## wip/garnet
==> flow/design.v (excerpt) <==
module cache (
    input   logic           i_hclk,
    input   logic           i_hnreset,
    input   logic           i_hsel_m,
    input   logic   [31:0]  i_haddr_m,
    input   logic           i_hwrite_m,
    input   logic   [ 2:0]  i_hsize_m,
    input   logic   [ 2:0]  i_hburst_m,
    input   logic   [ 3:0]  i_hprot_m,
    input   logic   [ 1:0]  i_htrans_m,
    input   logic           i_hmastlock_m,
    input   logic           i_hready_m,
    input   logic   [31:0]  i_hwdata_m,
    output  logic           o_hready_m,
    output  logic           o_hresp_m,
    output  logic   [31:0]  o_hrdata_m,
    input   logic           i_nbypass,
    input   logic   [31:0]  i_climit,
    input   logic           i_d_cache_en,
    output  logic           o_hsel_sl,
    output  logic           o_hready_i_sl,
    output  logic   [31:0]  o_haddr_sl,
    output  logic           o_hwrite_sl,
    output  logic   [2:0]   o_hsize_sl,
    output  logic   [1:0]   o_htrans_sl,
    output  logic   [31:0]  o_hwdata_sl,
    input   logic   [31:0]  i_hrdata_sl,
    input   logic           i_hready_o_sl,
    input   logic           i_hresp_sl,
    output  logic           o_mem_en,
    output  logic           o_mem_we,
    output  logic   [7:0]   o_mem_addr,
    output  logic   [31:0]  o_mem_wdata,
    input   logic   [31:0]  i_mem_rdata
    );
export LEC_CHECK = 0
export CAP_MARGIN = 20
export CORE_MARGIN = 2
export CORE_UTILIZATION = 58
export CTS_CLUSTER_DIAMETER = 28
export MAX_ROUTING_LAYER = met4
export PLACE_DENSITY = 0.6
export SETUP_SLACK_MARGIN = 1.79
export SLEW_MARGIN = 20
create_clock -name core_clock -period 6.58 [get_ports {i_hclk}]
run.sh (not shown) runs the stock make flow with config.mk's settings and CLKGATE_MAP_FILE=.
wip/garnet never completed; the flow aborted with a tool error in global routing.
Setup changes, wip/garnet to wip/willow
- removing PLACE_DENSITY (formerly 0.6)
- changing SETUP_SLACK_MARGIN from 1.79 to 1.33
- setting TNS_END_PERCENT to 5 for the first time
- changing CTS_CLUSTER_DIAMETER from 28 to 40
- changing the clock period (ns, I/O delays scaled along) from 6.58 to 6.94
[summary]
From wip/garnet to wip/willow, die size did not move at all. Note that the cell resize tally after clock tree synthesis recorded for wip/garnet amounts to 1.6 times the value seen in wip/willow. In wip/willow the implementation completed, yet the final layout does not meet the checks, the culprit being capacitance limit, slew limit, setup timing. As far as number of ports placed on the die boundary goes, wip/willow and wip/garnet are indistinguishable; the numbers are identical. From wip/garnet to wip/willow, synthesized area did not move at all. In wip/willow the final weighted congestion of routability-driven global placement turned out about 6% lower than in wip/garnet. Re placement-stage worst setup slack: wip/willow is 0.37 ns up on wip/garnet. Between wip/willow and wip/garnet, it is wip/willow whose number of clock buffers inserted by TritonCTS is lower, by 34.
## Diff of input files: wip/harbor against wip/willow
- changing CORE_UTILIZATION from 58 to 66
- changing CTS_CLUSTER_DIAMETER from 40 to 380
- changing the clock period (ns, I/O delays scaled along) from 6.94 to 9.55
--- outcome ---
wip/harbor did not finish; the tool stopped in global routing with error GRT-0116. wip/harbor -> wip/willow: synthesized cell count delta 0, exact match. What wip/harbor reported for placer's final routability congestion estimate has to be multiplied by 0.930 to get the figure for wip/willow. Against wip/willow, wip/harbor comes in about 4% lower on half-perimeter wire length after detailed placement. wip/willow -> wip/harbor: total cells reported by yosys after synthesis delta 0, exact match. As of wip/harbor, die area had fallen by more than 10% compared to wip/willow. wip/willow -> wip/harbor: area after synthesis delta 0, exact match. Post-cts resize count: wip/harbor higher than wip/willow. Compared with wip/willow, in wip/harbor overall die height went down by 12 um, total cell area at the placement stage went down by 0.0013 sq mm, share of the core filled by cells before placement went up by 7.6 points. Number of buffers added by the clock tree synthesis step (wip/harbor vs. wip/willow) decreases by more than a quarter.

Starting RTL as in the previous note.
==> flow/design.v (excerpt) <==
module cache (
    input   logic           i_hclk,
    input   logic           i_hnreset,
    input   logic           i_hsel_m,
    input   logic   [31:0]  i_haddr_m,
    input   logic           i_hwrite_m,
    input   logic   [ 2:0]  i_hsize_m,
    input   logic   [ 2:0]  i_hburst_m,
    input   logic   [ 3:0]  i_hprot_m,
    input   logic   [ 1:0]  i_htrans_m,
    input   logic           i_hmastlock_m,
    input   logic           i_hready_m,
    input   logic   [31:0]  i_hwdata_m,
    output  logic           o_hready_m,
    output  logic           o_hresp_m,
    output  logic   [31:0]  o_hrdata_m,
    input   logic           i_nbypass,
    input   logic   [31:0]  i_climit,
    input   logic           i_d_cache_en,
    output  logic           o_hsel_sl,
    output  logic           o_hready_i_sl,
    output  logic   [31:0]  o_haddr_sl,
    output  logic           o_hwrite_sl,
    output  logic   [2:0]   o_hsize_sl,
    output  logic   [1:0]   o_htrans_sl,
    output  logic   [31:0]  o_hwdata_sl,
    input   logic   [31:0]  i_hrdata_sl,
    input   logic           i_hready_o_sl,
    input   logic           i_hresp_sl,
    output  logic           o_mem_en,
    output  logic           o_mem_we,
    output  logic   [7:0]   o_mem_addr,
    output  logic   [31:0]  o_mem_wdata,
    input   logic   [31:0]  i_mem_rdata
    );
    logic           miss_cache;
    logic           calc_sync_rst;
    logic           calc_en;
    logic   [29:0]  calc_addr;
    logic           calc_wr_rdy;
    logic   [7:0]   calc_mem_addr_cache;
    logic   [7:0]   calc_mem_addr_load;
    logic   [31:0]  mem_rdata;
    logic           mem_en;
    logic           mem_we;
    logic   [7:0]   mem_addr;
    cache_ahb_ctrl_mem cache_ahb_ctrl_mem (
        .i_hclk (i_hclk),
        .i_hnreset (i_hnreset),
        .i_hsel (i_hsel_m),
  ...
Settings: LEC_CHECK=0, ABC_AREA=1, CAP_MARGIN=20, CORE_MARGIN=2, CORE_UTILIZATION=72, CTS_CLUSTER_DIAMETER=81, CTS_CLUSTER_SIZE=46, PLACE_DENSITY_LB_ADDON=0.11, SLEW_MARGIN=20; clock period 8.64 ns.
The baseline never finished: it broke off in 5_1_grt.
Rerun with:
CTS_CLUSTER_DIAMETER = not set   (was 81)
CTS_CLUSTER_SIZE = 24   (was 46)
PLACE_DENSITY = 0.37   (was not set)
PLACE_DENSITY_LB_ADDON = not set   (was 0.11)
SETUP_SLACK_MARGIN = 1.05   (was not set)
clock period = 9.51 ns   (was 8.64 ns; I/O delays follow)
The new run stopped in 4_1_cts. Synthesized cell count is unchanged. Synthesized area does not change. Die area is unchanged.
Rerun with:
ABC_AREA = not set   (was 1)
CORE_UTILIZATION = 40   (was 72)
CTS_CLUSTER_SIZE = not set   (was 24)
PLACE_DENSITY = 0.6   (was 0.37)
SETUP_SLACK_MARGIN = not set   (was 1.05)
clock period = 11.9 ns   (was 9.51 ns; I/O delays follow)
This time the run finished with timing, DRC and antenna clean.
Die size goes up by 83%.
Synthesized cell count falls by 15%.
Synthesized area rose by 3.0%.

== rev 12 ==
Starting RTL as in the previous note.
==> flow/config.mk <==
export PLATFORM = sky130hd
export DESIGN_NAME = cache
export DESIGN_NICKNAME = cache
export VERILOG_FILES = /design/flow/design.v
export SDC_FILE = /design/flow/constraint.sdc
export NUM_CORES = 4
export LEC_CHECK = 0
export ABC_AREA = 1
export CAP_MARGIN = 25
export CORE_MARGIN = 4
export CORE_UTILIZATION = 22
export CTS_CLUSTER_SIZE = 94
export MAX_ROUTING_LAYER = met4
export SLEW_MARGIN = 30
==> flow/constraint.sdc <==
create_clock -name core_clock -period 12.0 [get_ports {i_hclk}]
set_input_delay 2.4000 -clock core_clock [delete_from_list [all_inputs] [get_ports {i_hclk}]]
set_output_delay 2.4000 -clock core_clock [all_outputs]
set_load 0.01 [all_outputs]
Rev 12: no failed stages, no open violations at the end
The inputs of rev 13 differ from those of rev 12 as listed below.
- CTS_CLUSTER_SIZE: 94 -> unset
- ABC_AREA: 1 -> unset
- CORE_UTILIZATION: 22 -> 40
- MAX_ROUTING_LAYER: met4 -> unset
- PLACE_DENSITY: unset -> 0.6
- SLEW_MARGIN: 30 -> 20
- CAP_MARGIN: 25 -> 20
- CORE_MARGIN: 4 -> 2
- the clock period (ns, I/O delays scaled along): 12.0 -> 8.24
[summary]
Routed length on met1 (rev 13 vs. rev 12) increases by more than a quarter
NOTE: area reported by Yosys stat in rev 13 exceeds that of rev 12
Tap cell count, rev 13 vs rev 12: down by more than a quarter
Relative to rev 12, data arrival time of the critical path has decreased by 2.12 ns in rev 13.
Rev 13 reports a higher total power than rev 12 does.
Rev 13 reports a higher post-CTS resize count than rev 12 does.
Changes observed in rev 13 relative to rev 12: critical path depth decreased about 30%; first-pass GRT wire length up 26%.
Summary — final cycle utilization of the critical path, rev 13 relative to rev 12: higher, by 9.1 points.
Summary of rev 12 and rev 13: one run falls short of a clean finish, namely rev 13.

Setup of job 8942:
cache again, from the RTL that the note above started with.
// cache
module cache (
    input   logic           i_hclk,
    input   logic           i_hnreset,
    input   logic           i_hsel_m,
    input   logic   [31:0]  i_haddr_m,
    input   logic           i_hwrite_m,
    input   logic   [ 2:0]  i_hsize_m,
    input   logic   [ 2:0]  i_hburst_m,
    input   logic   [ 3:0]  i_hprot_m,
    input   logic   [ 1:0]  i_htrans_m,
    input   logic           i_hmastlock_m,
    input   logic           i_hready_m,
    input   logic   [31:0]  i_hwdata_m,
    output  logic           o_hready_m,
    output  logic           o_hresp_m,
    output  logic   [31:0]  o_hrdata_m,
    input   logic           i_nbypass,
    input   logic   [31:0]  i_climit,
    input   logic           i_d_cache_en,
    output  logic           o_hsel_sl,
    output  logic           o_hready_i_sl,
    output  logic   [31:0]  o_haddr_sl,
    output  logic           o_hwrite_sl,
    output  logic   [2:0]   o_hsize_sl,
    output  logic   [1:0]   o_htrans_sl,
    output  logic   [31:0]  o_hwdata_sl,
    input   logic   [31:0]  i_hrdata_sl,
    input   logic           i_hready_o_sl,
    input   logic           i_hresp_sl,
    output  logic           o_mem_en,
    output  logic           o_mem_we,
    output  logic   [7:0]   o_mem_addr,
    output  logic   [31:0]  o_mem_wdata,
    input   logic   [31:0]  i_mem_rdata
    );
make LEC_CHECK=0 CAP_MARGIN=20 CORE_MARGIN=2 CORE_UTILIZATION=72 CTS_CLUSTER_SIZE=46 HOLD_SLACK_MARGIN=0.3 PLACE_DENSITY_LB_ADDON=0.0 SETUP_SLACK_MARGIN=3.01 SLEW_MARGIN=20 finish   # period 10.2 ns
As the logs show, job 8942 stopped at clock tree synthesis after a tool error, so it never reached the end of the flow.
> inputs changed (job 8942 -> job 2594)
Settings: clearing CTS_CLUSTER_SIZE, which used to be 46; clearing PLACE_DENSITY_LB_ADDON, which used to be 0.0; putting PLACE_DENSITY at 0.6 where nothing was set; clearing HOLD_SLACK_MARGIN, which used to be 0.3; clearing SETUP_SLACK_MARGIN, which used to be 3.01; swapping 72 for 20 in CORE_UTILIZATION; swapping 10.2 for 15.7 in the clock period (ns, I/O delays scaled along).
Notes after the runs:
- Job 2594 reached the end of the flow, and the finished layout is clean on the timing, design-rule and antenna checks.
- Job 2594 -> job 8942: yosys synthesis chip area delta 0, exact match
- Cmp job 8942 and job 2594 / detailed-placement wirelength estimate / higher: job 8942
- Re overall die width: job 8942 was lower than job 2594.
- Flip-flop and latch count after synthesis came out exactly the same in job 8942 and job 2594.
- What job 2594 reported for placer congestion estimate has to be multiplied by 1.2 to get the figure for job 8942.
- In the metrics for job 8942 and job 2594, the one carrying the higher die area is job 2594.
- Summary of job 2594 over job 8942: number of top-level design ports shows no meaningful change; number of cells in the design after placement shows an increase of 940.
- Re row count: job 2594 is 58 up on job 8942.
Here is what was changed in the inputs of job 4259 compared with job 2594.
Settings: putting CTS_CLUSTER_DIAMETER at 28 where nothing was set; putting SETUP_SLACK_MARGIN at 1.77 where nothing was set; clearing PLACE_DENSITY, which used to be 0.6; swapping 20 for 57 in CORE_UTILIZATION; swapping 15.7 for 6.81 in the clock period (ns, I/O delays scaled along).
### Flow results
Job 4259 is listed as incomplete: the tool reported an error in global routing and the run ended there.
NOTE: chip area in job 4259 falls short of that of job 2594
The final weighted congestion in routability-driven placement of job 4259 is higher than that of job 2594.
Between job 4259 and job 2594, the post-DP HPWL is higher for job 4259.
## Diff of input files: job 9104 against job 4259
Settings: SETUP_SLACK_MARGIN no longer set, was 1.77; CORE_UTILIZATION now 45, was 57; PLACE_DENSITY now 0.6, previously not set; CTS_CLUSTER_DIAMETER no longer set, was 28; the clock period (ns, I/O delays scaled along) now 11.9, was 6.81.
Results
Job 4259 and job 9104: one clean run, job 9104; the rest did not finish clean. Job 4259: ODB-0269 in global routing -> run aborted. When the final numbers for job 4259 and job 9104 were put side by side, the HPWL after detailed placement turned out to be smaller in job 9104. Job 9104 vs job 4259: die width up by more than 10%. Compared with job 4259, in job 9104 core utilization at floorplan now sits lower; y dimension of the die now sits higher. Compound-gate portion of the synthesized area of job 9104 is on par with job 4259.
Power figures rest on the tool's default switching activity, not on a simulated workload.
